Setup of the reference run:
Design BallCompetition, start of the top module:
module BallCompetition(
    input	wire clk,					 
    input   wire rstn,					 
    input	wire	[3:0]  sw_in,  	 
    input   wire  [2:0]  key_in,		 
    output	wire	[1:0]  reg_ab,  	 
    output  wire  [7:0]  led_time,	 
    output  [8:0]  seg_led_1,			 
	 output  [8:0]  seg_led_2			 
);
	localparam DelayTime = 250;   
   wire [2:0]	press_on;				 
	wire [3:0] seg_data_1;				 
	wire [3:0] seg_data_2;				 
    key_debounce	 
    #(.DELAY_TIME  (DelayTime))  
    key0
    (
		.clk(clk),		            
      .rstn(rstn),
      .key_in(key_in[0]),		
      .press_on(press_on[0])	       
    );
    key_debounce
    #(.DELAY_TIME  (DelayTime))  
    key1
    (
      .clk(clk),		           
      .rstn(rstn),
      .key_in(key_in[1]),		
      .press_on(press_on[1])	       
    );
    key_debounce
    #(.DELAY_TIME  (DelayTime))  
    key2
    (
      .clk(clk),		            
      .rstn(rstn),
      .key_in(key_in[2]),		
  ...
Settings: LEC_CHECK=0, ABC_AREA=1, CAP_MARGIN=5, CORE_MARGIN=2, CORE_UTILIZATION=71, CTS_CLUSTER_DIAMETER=226, PLACE_DENSITY=0.37, SLEW_MARGIN=20; clock period 4.37 ns.
run.sh (not shown) runs the stock make flow with config.mk's settings and CLKGATE_MAP_FILE=.
The final report for the reference run shows a completed flow and a layout that fails verification, specifically negative setup slack.
#### Input delta (the trial run over the reference run)
--- a/flow/config.mk
+++ b/flow/config.mk
@@ -7,8 +7,5 @@
 export LEC_CHECK = 0
-export ABC_AREA = 1
-export CAP_MARGIN = 5
+export CAP_MARGIN = 20
 export CORE_MARGIN = 2
-export CORE_UTILIZATION = 71
-export CTS_CLUSTER_DIAMETER = 226
-export PLACE_DENSITY = 0.37
+export CORE_UTILIZATION = 9
 export SLEW_MARGIN = 20
==> flow/constraint.sdc <==
create_clock -name core_clock -period 11.3 [get_ports {clk}]
set_input_delay 2.2600 -clock core_clock [delete_from_list [all_inputs] [get_ports {clk}]]
set_output_delay 2.2600 -clock core_clock [all_outputs]
set_load 0.01 [all_outputs]
==> comparison <==
The trial run was carried through to the last stage, and its layout satisfied the timing, design-rule and antenna checks.
Non-clock buffer count in the final layout, the trial run and the reference run: higher on the reference run
The actual slew at the worst max-slew pin of the trial run exceeds that of the reference run by 0.062 ns.
Count of buffer and inverter cells on the critical path for the trial run: 4 down relative to the reference run
Compared with the reference run, the trial run shows critical path depth lower by about 50%.


== raven ==
BallCompetition again, from the RTL that the note above started with.
clock: 6.97 ns
lec_check: 0
cap_margin: 15
core_aspect_ratio: 1.37
core_margin: 9
core_utilization: 40
cts_cluster_size: 20
gpl_routability_driven: 0
gpl_timing_driven: 0
hold_slack_margin: 0.11
min_routing_layer: met1
place_density_lb_addon: 0.0
setup_slack_margin: 1.25
slew_margin: 20
tns_end_percent: 55
#### Input delta (quartz over raven)
- clearing GPL_TIMING_DRIVEN, which used to be 0
- clearing TNS_END_PERCENT, which used to be 55
- clearing MIN_ROUTING_LAYER, which used to be met1
- swapping 9 for 2 in CORE_MARGIN
- clearing CTS_CLUSTER_SIZE, which used to be 20
- clearing PLACE_DENSITY_LB_ADDON, which used to be 0.0
- swapping 15 for 20 in CAP_MARGIN
- clearing SETUP_SLACK_MARGIN, which used to be 1.25
- swapping 6.97 for 10.0 in the clock period (ns, I/O delays scaled along)
--- outcome ---
Of the two values seen for uppermost metal layer occupied by signal nets, met4 was produced by raven and met5 by quartz. Re sequential share of layout area: quartz and raven aren't equal, and the higher value belongs to quartz. quartz: length of routed met2 wiring 15% below raven. Cmp quartz and raven / die span in x / lower: quartz. Comparing raven against quartz, there is no change at all in yosys-reported design area after synthesis. quartz vs raven — final instance area dropped by more than 10%. Going from raven to quartz, total of buffers placed on input and output ports grew by a few percent.


## before
BallCompetition again, from the RTL that the note above started with.
Settings: LEC_CHECK=0, ABC_AREA=1, CAP_MARGIN=20, CORE_ASPECT_RATIO=0.69, CORE_MARGIN=2, CORE_UTILIZATION=72, CTS_CLUSTER_DIAMETER=395, CTS_CLUSTER_SIZE=100, PLACE_DENSITY_LB_ADDON=0.04, SETUP_SLACK_MARGIN=1.29, SLEW_MARGIN=20, TNS_END_PERCENT=5; clock period 4.38 ns.
before: complete, dirty (negative setup slack)
The following lists how after was set up differently from before:
- CORE_ASPECT_RATIO no longer set, was 0.69
- CTS_CLUSTER_DIAMETER now 103, was 395
- PLACE_DENSITY_LB_ADDON no longer set, was 0.04
- TNS_END_PERCENT no longer set, was 5
- CTS_CLUSTER_SIZE now 99, was 100
- SETUP_SLACK_MARGIN no longer set, was 1.29
- the clock period (ns, I/O delays scaled along) now 6.37, was 4.38
Results
Per the final summary, after finished and its layout is clean on timing, DRC and antenna. Relative to before, the non-clock buffer count of after is lower by 154. The estimated power of after ends up lower than the estimate for before. Summary of after over before: flop share of the area shows an increase of 3.6 points, global-route wire length before repair shows a reduction of about 16%, critical path depth has decreased. Higher sum of routed wire length over all layers among before and after: before. Worst setup margin delta (after − before): favourable. Compared with before, after shows a higher arrival time of the worst setup path. after ended up with clkdlybuf4s50_1 as its critical-path cell with the highest stage delay; before ended up with ha_4.


BallCompetition again, from the RTL that the note above started with.
## BallCompetition
module BallCompetition(
    input	wire clk,					 
    input   wire rstn,					 
    input	wire	[3:0]  sw_in,  	 
    input   wire  [2:0]  key_in,		 
    output	wire	[1:0]  reg_ab,  	 
    output  wire  [7:0]  led_time,	 
    output  [8:0]  seg_led_1,			 
	 output  [8:0]  seg_led_2			 
);
Settings: LEC_CHECK=0, ABC_AREA=1, CAP_MARGIN=20, CORE_ASPECT_RATIO=1.08, CORE_MARGIN=2, CORE_UTILIZATION=72, CTS_CLUSTER_DIAMETER=393, CTS_CLUSTER_SIZE=15, MAX_ROUTING_LAYER=met5, PLACE_DENSITY_LB_ADDON=0.24, SETUP_SLACK_MARGIN=-0.15, SLEW_MARGIN=20, TNS_END_PERCENT=45; clock period 4.37 ns.
The starting point finished but failed the layout checks on negative setup slack.
Next try:
CTS_CLUSTER_DIAMETER = 86   (was 393)
PLACE_DENSITY_LB_ADDON = 0.22   (was 0.24)
TNS_END_PERCENT = 75   (was 45)
clock period = 4.45 ns   (was 4.37 ns; I/O delays follow)
After rerunning:
- The changed run finished but fails on negative setup slack
- sequential share of layout area stays flat
- die size stays the same
- via count went up by 1.9%
- wire length went up by 6.8%
- power went up by 1.7%
- synthesized area does not change
- cell area barely changes
- register-to-register slack is worse by 240 ps
- hold slack is better by 18 ps
Next try:
ABC_AREA = unset   (was 1)
CORE_ASPECT_RATIO = unset   (was 1.08)
CORE_UTILIZATION = 52   (was 72)
CTS_CLUSTER_DIAMETER = unset   (was 86)
CTS_CLUSTER_SIZE = unset   (was 15)
MAX_ROUTING_LAYER = unset   (was met5)
PLACE_DENSITY_LB_ADDON = unset   (was 0.22)
SETUP_SLACK_MARGIN = unset   (was -0.15)
TNS_END_PERCENT = unset   (was 75)
clock period = 6.3 ns   (was 4.45 ns; I/O delays follow)
Result: The new run passed the timing, design-rule and antenna checks; final cell count decreases by about 16%; setup slack improves by 810 ps; hold slack gets worse by 30 ps; clock skew shrinks by 3.2 ps; die size climbs by about 35%; cell area decreases by about 9%; area after synthesis shrinks by 1.7%.


Starting RTL as in the previous note.
clock: 4.45 ns
lec_check: 0
abc_area: 1
cap_margin: 20
core_aspect_ratio: 1.08
core_margin: 2
core_utilization: 72
cts_cluster_diameter: 332
cts_cluster_size: 15
max_routing_layer: met5
place_density_lb_addon: 0.28
setup_slack_margin: -0.15
slew_margin: 20
tns_end_percent: 30
The baseline finished but fails on negative setup slack.
==> next run, changes <==
Settings changed: ABC_AREA 1 to not set, CORE_ASPECT_RATIO 1.08 to not set, CORE_UTILIZATION 72 to 66, CTS_CLUSTER_DIAMETER 332 to not set, CTS_CLUSTER_SIZE 15 to not set, MAX_ROUTING_LAYER met5 to not set, PLACE_DENSITY_LB_ADDON 0.28 to not set, SETUP_SLACK_MARGIN -0.15 to not set, TNS_END_PERCENT 30 to not set.
Clock period 4.45 ns to 6.7 ns, I/O delays scaled along.
Now the flow ran to the end with no violations.
Global-route usage goes down by 4.6 points.
Setup slack gets better by 630 ps.
Clock power goes down by 31%.
Synthesized area goes down by 1.7%.
Die area goes up by 7.0%.
Count of clock-buffer cells in the layout does not change.
Design area goes down by 11%.
Hold slack gets better by 5.7 ps.
Total power goes down by 43%.
Via count goes down by 15%.


== build 86 ==
BallCompetition again, from the RTL that the note above started with.
Settings: LEC_CHECK=0, ABC_AREA=1, CAP_MARGIN=20, CORE_ASPECT_RATIO=0.94, CORE_MARGIN=2, CORE_UTILIZATION=72, CTS_CLUSTER_DIAMETER=203, CTS_CLUSTER_SIZE=15, MAX_ROUTING_LAYER=met5, PLACE_DENSITY_LB_ADDON=0.22, SETUP_SLACK_MARGIN=-0.15, SLEW_MARGIN=20, TNS_END_PERCENT=75; clock period 4.69 ns.
Status build 86: flow complete, layout not clean - setup timing
Input-level comparison between build 77 and build 86:
- TNS_END_PERCENT: 75 -> 100
- PLACE_DENSITY: unset -> 0.37
- CTS_CLUSTER_SIZE: 15 -> 75
- PLACE_DENSITY_LB_ADDON: 0.22 -> unset
- CTS_CLUSTER_DIAMETER: 203 -> 360
- the clock period (ns, I/O delays scaled along): 4.69 -> 4.37
Results
Build 77 -> stages 100% | layout checks FAIL | setup timing. Against build 86, critical path depth in build 77 rose by more than a quarter. Compare build 86 and build 77 | area taken by multi-input logic gates lower: build 86. Summary of build 77 over build 86: cell area now sits higher; total wirelength of the detailed-routed design now sits higher.
What build 66 does differently from build 77 at the input level:
- TNS_END_PERCENT removed (was 100)
- CTS_CLUSTER_SIZE removed (was 75)
- ABC_AREA removed (was 1)
- CORE_ASPECT_RATIO removed (was 0.94)
- SETUP_SLACK_MARGIN removed (was -0.15)
- CORE_UTILIZATION changed from 72 to 40
- MAX_ROUTING_LAYER removed (was met5)
- PLACE_DENSITY removed (was 0.37)
- CTS_CLUSTER_DIAMETER removed (was 360)
- the clock period (ns, I/O delays scaled along) changed from 4.37 to 10.0
Status | build 77 and build 66 | clean except build 77
met2 track utilization from global routing in build 66 is 35 points below build 77.
In the tables for build 77 and build 66, multi-input gate area in the final layout reads lower with build 77.
On total cell area reported by yosys after synthesis: between build 77 and build 66, it ends up higher for build 77.
Power is estimated from default activity; no workload was simulated.
